==> flow/design.v <==
module ws2812b(
    input logic clk, 
    input logic rst,
    input logic serial_in, 
    input logic transmit, 
    output logic ws2812b_out, 
    output logic shift
);
    localparam IDLE = 1'b0;
    localparam TRANSMITTING = 1'b1;
    localparam T0_CYCLE_COUNT = 4'd5;
    localparam T1_CYCLE_COUNT = 4'd10;
    localparam MAX_CYCLE_COUNT = 4'd15;
    logic state;
    logic [3:0] cycle_count;
    logic bit_being_sent;
    always_ff @(posedge clk) begin
        if (rst) begin
            state <= IDLE;
            cycle_count <= 4'd0;
            bit_being_sent <= 1'b0;
        end
        else begin
        unique case (state)
            IDLE:
                if (transmit == 1'b1) begin
                    state <= TRANSMITTING;
                    cycle_count <= 4'd0;
                    bit_being_sent <= serial_in;
                end
            TRANSMITTING:
                if (transmit == 1'b0) begin
                    state <= IDLE;
                end
                else if (cycle_count == MAX_CYCLE_COUNT - 1) begin
                    cycle_count <= 4'd0;
                    bit_being_sent <= serial_in;
                end
                else begin
                    cycle_count <= cycle_count + 1;
                end
        endcase
        end
    end
    always_comb begin
        if (state == TRANSMITTING)
            if (bit_being_sent == 1'b0)
                ws2812b_out = (cycle_count < T0_CYCLE_COUNT);
            else
                ws2812b_out = (cycle_count < T1_CYCLE_COUNT);
        else
            ws2812b_out = 1'b0;
    end
    assign shift = (state == TRANSMITTING) && (cycle_count == 4'd0);
endmodule
module controller (
    input logic clk, 
    input logic rst,
    output logic load_sreg, 
    output logic transmit_pixel, 
    output logic [5:0] pixel, 
    output logic [4:0] frame
);
    localparam TRANSMIT_FRAME       = 1'b0;
    localparam IDLE                 = 1'b1;
    localparam [2:0] READ_CH_VALS   = 3'b001;
    localparam [2:0] LOAD_SREG      = 3'b010;
    localparam [2:0] TRANSMIT_PIXEL = 3'b100;
    localparam [8:0] TRANSMIT_CYCLES    = 9'd360;        
    localparam [19:0] IDLE_CYCLES       = 20'd2000;      
    logic state;
    logic next_state;
    logic [2:0] transmit_phase;
    logic [2:0] next_transmit_phase;
    logic [5:0] pixel_counter;
    logic [4:0] frame_counter;
    logic [8:0] transmit_counter;
    logic [19:0] idle_counter;
    logic transmit_pixel_done;
    logic idle_done;
    assign transmit_pixel_done = (transmit_counter == TRANSMIT_CYCLES - 1);
    assign idle_done = (idle_counter == IDLE_CYCLES - 1);
    always_ff @(posedge clk) begin
        if (rst) begin
            state <= TRANSMIT_FRAME;
            transmit_phase <= READ_CH_VALS;
        end
        else begin
            state <= next_state;
            transmit_phase <= next_transmit_phase;
        end
    end
    always_comb begin
        next_state = 1'bx;
        unique case (state)
            TRANSMIT_FRAME:
                if ((pixel_counter == 6'd63) && (transmit_pixel_done))
                    next_state = IDLE;
                else
                    next_state = TRANSMIT_FRAME;
            IDLE:
                if (idle_done)
                    next_state = TRANSMIT_FRAME;
                else
                    next_state = IDLE;
        endcase
    end
    always_comb begin
        next_transmit_phase = READ_CH_VALS;
        if (state == TRANSMIT_FRAME) begin
            case (transmit_phase)
                READ_CH_VALS:
                    next_transmit_phase = LOAD_SREG;
                LOAD_SREG:
                    next_transmit_phase = TRANSMIT_PIXEL;
                TRANSMIT_PIXEL:
                    next_transmit_phase = transmit_pixel_done ? READ_CH_VALS : TRANSMIT_PIXEL;
            endcase
        end
    end
    always_ff @(posedge clk) begin
        if (rst) begin
            pixel_counter <= 6'd0;
        end
        else if ((state == TRANSMIT_FRAME) && transmit_pixel_done) begin
            pixel_counter <= pixel_counter + 1;
        end
    end
    always_ff @(posedge clk) begin
        if (rst) begin
            frame_counter <= 5'd0;
        end
        else if (idle_done) begin
            frame_counter <= frame_counter + 1;
        end
    end
    always_ff @(posedge clk) begin
        if (rst) begin
            transmit_counter <= 9'd0;
        end
        else if (transmit_phase == TRANSMIT_PIXEL) begin
            transmit_counter <= transmit_counter + 1;
        end
        else begin
            transmit_counter <= 9'd0;
        end
    end
    always_ff @(posedge clk) begin
        if (rst) begin
            idle_counter <= 20'd0;
        end
        else if (state == IDLE) begin
            idle_counter <= idle_counter + 1;
        end
        else begin
            idle_counter <= 20'd0;
        end
    end
    assign pixel = pixel_counter;
    assign frame = frame_counter;
    assign load_sreg = (transmit_phase == LOAD_SREG);
    assign transmit_pixel = (transmit_phase == TRANSMIT_PIXEL);
endmodule
module game_of_life #(
    parameter [63:0] INIT_GRID = 64'hFFFF_FFFF_FFFF_FFFF
)(
    input  logic clk,
    input  logic rst,
    input  logic tick,          
    input  logic load,          
    input  logic load_bit,
    output logic [63:0] grid_out
);
    logic [63:0] grid;
    logic [63:0] next_grid;
    logic [63:0] north, south, east, west;
    logic [63:0] ne, nw, se, sw;
    logic [3:0] neighbors [63:0];
    integer i;
    always_comb begin
        for (i = 0; i < 64; i = i + 1) begin
            north[i] = grid[(((i / 8) + 1) % 8) * 8 + (i % 8)];
            south[i] = grid[(((i / 8) + 7) % 8) * 8 + (i % 8)];
            east[i]  = grid[(i / 8) * 8 + ((i % 8) + 1) % 8];
            west[i]  = grid[(i / 8) * 8 + ((i % 8) + 7) % 8];
            ne[i]    = grid[(((i / 8) + 1) % 8) * 8 + ((i % 8) + 1) % 8];
            nw[i]    = grid[(((i / 8) + 1) % 8) * 8 + ((i % 8) + 7) % 8];
            se[i]    = grid[(((i / 8) + 7) % 8) * 8 + ((i % 8) + 1) % 8];
            sw[i]    = grid[(((i / 8) + 7) % 8) * 8 + ((i % 8) + 7) % 8];
        end
        for (i = 0; i < 64; i = i + 1) begin
            neighbors[i] = north[i] + south[i] + east[i] + west[i] +
                           ne[i] + nw[i] + se[i] + sw[i];
        end
        for (i = 0; i < 64; i = i + 1) begin
            if (grid[i])
                next_grid[i] = (neighbors[i] == 2 || neighbors[i] == 3);
            else
                next_grid[i] = (neighbors[i] == 3);
        end
    end
    always_ff @(posedge clk) begin
        if (rst)
            grid <= INIT_GRID;
        else if (load)
            grid <= {load_bit, grid[63:1]};
        else if (tick)
            grid <= next_grid;
    end
    assign grid_out = grid;
endmodule
module top (
    input  logic clk,
    input  logic rst,
    input  logic load,
    input  logic [2:0] load_rgb,
    output logic _48b
);
    logic [5:0] pixel;
    logic load_sreg, transmit_pixel, shift;
    logic ws_out;
    logic [7:0] red_data, green_data, blue_data;
    logic [23:0] shift_reg;
    logic [23:0] div_counter;
    logic tick;
    always_ff @(posedge clk) begin
        if (rst) begin
            div_counter <= 0;
            tick <= 1'b0;
        end else if (div_counter == 24'd29_999) begin  
            div_counter <= 0;
            tick <= 1'b1;
        end else begin
            div_counter <= div_counter + 1;
            tick <= 1'b0;
        end
    end
    logic [63:0] red_grid, green_grid, blue_grid;
    localparam [63:0] RED_INIT   = 64'b11100000_00000000_00000000_00000000_00000000_00000000_00000000_00000000;  
    localparam [63:0] GREEN_INIT = 64'b00000000_00011100_00000000_00000000_00000000_00000000_00000000_00000000;  
    localparam [63:0] BLUE_INIT  = 64'b00000000_00000000_00000111_00000000_00000000_00000000_00000000_00000000;  
    game_of_life #(.INIT_GRID(RED_INIT))   u_red_gol   (.clk(clk), .rst(rst), .tick(tick), .load(load), .load_bit(load_rgb[2]), .grid_out(red_grid));
    game_of_life #(.INIT_GRID(GREEN_INIT)) u_green_gol (.clk(clk), .rst(rst), .tick(tick), .load(load), .load_bit(load_rgb[1]), .grid_out(green_grid));
    game_of_life #(.INIT_GRID(BLUE_INIT))  u_blue_gol  (.clk(clk), .rst(rst), .tick(tick), .load(load), .load_bit(load_rgb[0]), .grid_out(blue_grid));
    always_comb begin
        red_data   = {8{red_grid[pixel]}};
        green_data = {8{green_grid[pixel]}};
        blue_data  = {8{blue_grid[pixel]}};
    end
    controller u_ctrl (
        .clk(clk),
        .rst(rst),
        .load_sreg(load_sreg),
        .transmit_pixel(transmit_pixel),
        .pixel(pixel),
        .frame()
    );
    ws2812b u_ws (
        .clk(clk),
        .rst(rst),
        .serial_in(shift_reg[23]),
        .transmit(transmit_pixel),
        .ws2812b_out(ws_out),
        .shift(shift)
    );
    always_ff @(posedge clk) begin
        if (load_sreg)
            shift_reg <= {green_data, red_data, blue_data};  
        else if (shift)
            shift_reg <= {shift_reg[22:0], 1'b0};
    end
    assign _48b = ws_out;
endmodule
Settings: LEC_CHECK=0, CAP_MARGIN=20, CORE_MARGIN=2, CORE_UTILIZATION=40, GPL_TIMING_DRIVEN=0, MAX_ROUTING_LAYER=met4, SLEW_MARGIN=20, TNS_END_PERCENT=75; clock period 10.0 ns.
run.sh (not shown) runs the stock make flow with config.mk's settings and CLKGATE_MAP_FILE=.
Next try:
--- a/flow/config.mk
+++ b/flow/config.mk
@@ -9,6 +9,3 @@
 export CORE_MARGIN = 2
-export CORE_UTILIZATION = 40
-export GPL_TIMING_DRIVEN = 0
-export MAX_ROUTING_LAYER = met4
+export CORE_UTILIZATION = 45
 export SLEW_MARGIN = 20
-export TNS_END_PERCENT = 75
What happened:
- The changed run passed the timing, DRC and antenna checks
- core utilization climbs by 4.9 points
- synthesized area is unchanged
- final area drops by 1.0%
- global-route usage drops by 0.21 points
- fmax climbs by 14%
- routed wire length drops by 11%
- power climbs by 1.0%
- combinational power drops by 9.1%
- final cell count drops by 3.9%
Next try:
==> flow/constraint.sdc (replaced) <==
create_clock -name core_clock -period 4.08 [get_ports {clk}]
set_input_delay 0.8160 -clock core_clock [delete_from_list [all_inputs] [get_ports {clk}]]
set_output_delay 0.8160 -clock core_clock [all_outputs]
set_load 0.01 [all_outputs]
What happened: The changed run finished clean; die area stays the same; via count came out higher slightly; cell area came out higher slightly; cell count came out higher slightly; wire length came out higher by a few percent.
Next try:
--- a/flow/config.mk
+++ b/flow/config.mk
@@ -9,3 +9,6 @@
 export CORE_MARGIN = 2
-export CORE_UTILIZATION = 45
+export CORE_UTILIZATION = 72
+export CTS_CLUSTER_DIAMETER = 258
+export PLACE_DENSITY = 0.36
+export SETUP_SLACK_MARGIN = 1.07
 export SLEW_MARGIN = 20
==> flow/constraint.sdc (replaced) <==
create_clock -name core_clock -period 3.63 [get_ports {clk}]
set_input_delay 0.7260 -clock core_clock [delete_from_list [all_inputs] [get_ports {clk}]]
set_output_delay 0.7260 -clock core_clock [all_outputs]
set_load 0.01 [all_outputs]
Routed wire length climbs by about a fifth.
Global-route usage climbs by 18 points.
Synthesized cell count stays the same.
Combinational power is higher by well over a third.
Next try:
--- a/flow/config.mk
+++ b/flow/config.mk
@@ -10,4 +10,2 @@
 export CORE_UTILIZATION = 72
-export CTS_CLUSTER_DIAMETER = 258
-export PLACE_DENSITY = 0.36
 export SETUP_SLACK_MARGIN = 1.07
==> flow/constraint.sdc (replaced) <==
create_clock -name core_clock -period 4.19 [get_ports {clk}]
set_input_delay 0.8380 -clock core_clock [delete_from_list [all_inputs] [get_ports {clk}]]
set_output_delay 0.8380 -clock core_clock [all_outputs]
set_load 0.01 [all_outputs]
=> The new run ran to the end with no violations; worst hold slack is better by 0.017 ns; wire length fell slightly; final cell count rose slightly; power fell by roughly a tenth.

---

// top: RTL as listed in full above, without the edits since
make LEC_CHECK=0 ABC_AREA=1 CAP_MARGIN=20 CELL_PAD_IN_SITES_DETAIL_PLACEMENT=0 CORE_MARGIN=2 CORE_UTILIZATION=49 CTS_CLUSTER_DIAMETER=79 GPL_ROUTABILITY_DRIVEN=0 GPL_TIMING_DRIVEN=1 HOLD_SLACK_MARGIN=-0.09 MAX_ROUTING_LAYER=met4 SETUP_SLACK_MARGIN=0.87 SLEW_MARGIN=20 TNS_END_PERCENT=25 finish   # period 10.0 ns
Next try:
--- a/flow/config.mk
+++ b/flow/config.mk
@@ -11,4 +11,4 @@
 export CORE_MARGIN = 2
-export CORE_UTILIZATION = 49
-export CTS_CLUSTER_DIAMETER = 79
+export CORE_UTILIZATION = 21
+export CTS_CLUSTER_DIAMETER = 119
 export GPL_ROUTABILITY_DRIVEN = 0
What happened:
- final area grows by a few percent
- utilization went down by 29 points
- worst hold slack gets worse by 0.0040 ns
- total power falls slightly
- clock skew shrinks by 0.012 ns
- die size increases by well over a third
- sequential share of layout area shrinks by 0.48 points
- via count went up by a few percent
Next try:
==> flow/config.mk (replaced) <==
export PLATFORM = sky130hd
export DESIGN_NAME = top
export DESIGN_NICKNAME = top
export VERILOG_FILES = /design/flow/design.v
export SDC_FILE = /design/flow/constraint.sdc
export NUM_CORES = 4
export LEC_CHECK = 0
export CAP_MARGIN = 20
export CORE_MARGIN = 2
export CORE_UTILIZATION = 45
export HOLD_SLACK_MARGIN = 0.27
export SETUP_SLACK_MARGIN = 1.69
export SLEW_MARGIN = 20
Final area decreases by 4.6%.
Via count decreases by 9.0%.
Wire length decreases by about 10%.
Cell count decreases by about 25%.
Area after synthesis decreases by about 1.2%.
Global-route usage increases by 12 points.
Synthesized cell count decreases by about 10%.
Count of clock-buffer cells in the layout decreases by 5.
Non-clock buffer count increases by 10.
Power decreases by 45%.
Next try:
--- a/flow/config.mk
+++ b/flow/config.mk
@@ -9,5 +9,3 @@
 export CORE_MARGIN = 2
-export CORE_UTILIZATION = 45
-export HOLD_SLACK_MARGIN = 0.27
-export SETUP_SLACK_MARGIN = 1.69
+export CORE_UTILIZATION = 70
 export SLEW_MARGIN = 20
==> flow/constraint.sdc (replaced) <==
create_clock -name core_clock -period 3.43 [get_ports {clk}]
set_input_delay 0.6860 -clock core_clock [delete_from_list [all_inputs] [get_ports {clk}]]
set_output_delay 0.6860 -clock core_clock [all_outputs]
set_load 0.01 [all_outputs]
Outcome:
- The changed run completed with no timing, DRC or antenna violations
- synthesized area is unchanged
- setup slack loses 5.8 ns
- clock power rises to 2.7 times its value
- first-iteration DRC count rises by about 30%
- wire length rises by 3.6%
- final cell count falls by about 3%
Next try:
--- a/flow/config.mk
+++ b/flow/config.mk
@@ -9,3 +9,3 @@
 export CORE_MARGIN = 2
-export CORE_UTILIZATION = 70
+export CORE_UTILIZATION = 45
 export SLEW_MARGIN = 20
==> flow/constraint.sdc (replaced) <==
create_clock -name core_clock -period 5.17 [get_ports {clk}]
set_input_delay 1.0340 -clock core_clock [delete_from_list [all_inputs] [get_ports {clk}]]
set_output_delay 1.0340 -clock core_clock [all_outputs]
set_load 0.01 [all_outputs]
The new run completed without violations.
Register-to-register slack improves by 1.5 ns.
Via count fell by 6.1%.
Final area fell by 3.7%.
Synthesized area does not change.
First-iteration DRC count fell by 26%.
Power fell by 32%.
Worst hold slack degrades by 0.019 ns.
Next try:
--- a/flow/config.mk
+++ b/flow/config.mk
@@ -9,3 +9,4 @@
 export CORE_MARGIN = 2
-export CORE_UTILIZATION = 45
+export CORE_UTILIZATION = 72
+export SETUP_SLACK_MARGIN = 0.6
 export SLEW_MARGIN = 20
==> flow/constraint.sdc (replaced) <==
create_clock -name core_clock -period 3.59 [get_ports {clk}]
set_input_delay 0.7180 -clock core_clock [delete_from_list [all_inputs] [get_ports {clk}]]
set_output_delay 0.7180 -clock core_clock [all_outputs]
set_load 0.01 [all_outputs]
What happened: The changed run finished clean; via count increases by 17%; cell area grows by 13%; non-clock buffer count rises by 512; sequential share of layout area went down by 0.18 points.

---

// top: RTL as listed in full above, without the edits since
==> flow/config.mk <==
export PLATFORM = sky130hd
export DESIGN_NAME = top
export DESIGN_NICKNAME = top
export VERILOG_FILES = /design/flow/design.v
export SDC_FILE = /design/flow/constraint.sdc
export NUM_CORES = 4
export LEC_CHECK = 0
export ABC_AREA = 1
export CAP_MARGIN = 20
export CORE_MARGIN = 2
export CORE_UTILIZATION = 72
export CTS_CLUSTER_SIZE = 10
export PLACE_DENSITY = 0.37
export SETUP_SLACK_MARGIN = -0.25
export SLEW_MARGIN = 20
export TNS_END_PERCENT = 5
==> flow/constraint.sdc <==
create_clock -name core_clock -period 2.41 [get_ports {clk}]
set_input_delay 0.4820 -clock core_clock [delete_from_list [all_inputs] [get_ports {clk}]]
set_output_delay 0.4820 -clock core_clock [all_outputs]
set_load 0.01 [all_outputs]
The starting point ran to the end with violations: negative setup slack.
Next try:
ABC_AREA = default   (was 1)
CORE_UTILIZATION = 64   (was 72)
CTS_CLUSTER_SIZE = default   (was 10)
PLACE_DENSITY = default   (was 0.37)
SETUP_SLACK_MARGIN = 1.83   (was -0.25)
TNS_END_PERCENT = default   (was 5)
clock period = 6.95 ns   (was 2.41 ns; I/O delays follow)
Effect: Now the flow passed the timing, DRC and antenna checks. Maximum frequency went down by 9.4%. Die size went up by about 11%. Setup slack improves by 4.2 ns. Via count went down by 17%. Final area went down by 12%. Core utilization went down by 18 points. Worst hold slack improves by 0.20 ns.
Next try:
CORE_UTILIZATION = 72   (was 64)
CTS_CLUSTER_SIZE = 10   (was default)
PLACE_DENSITY_LB_ADDON = 0.23   (was default)
SETUP_SLACK_MARGIN = 1.23   (was 1.83)
clock period = 4.19 ns   (was 6.95 ns; I/O delays follow)
Effect:
- With this change the flow stopped in global routing (5_1_grt) with GRT-0232
- area after synthesis is unchanged
- synthesized cell count does not change
- die size goes down by roughly a tenth
Next try:
CAP_MARGIN = 0   (was 20)
CORE_UTILIZATION = 70   (was 72)
CTS_CLUSTER_DIAMETER = 346   (was default)
CTS_CLUSTER_SIZE = default   (was 10)
PLACE_DENSITY_LB_ADDON = default   (was 0.23)
SETUP_SLACK_MARGIN = default   (was 1.23)
clock period = 2.88 ns   (was 4.19 ns; I/O delays follow)
Outcome: The new run completed and failed the layout checks on negative setup slack. Die size goes up by 2.8%. Synthesized area does not change. Synthesized cell count does not change.
Next try:
CTS_CLUSTER_DIAMETER = 46   (was 346)
PLACE_DENSITY = 0.37   (was default)
SETUP_SLACK_MARGIN = 0.84   (was default)
Result:
- The new run finished but fails on negative setup slack
- maximum frequency is lower by 2.9%
- cell count is higher by 0.64%
- clock skew is about the same
- via count is higher by about 3.3%
- cell area is higher by 2.7%
- total power is higher by 33%
Power figures rest on the tool's default switching activity, not on a simulated workload.
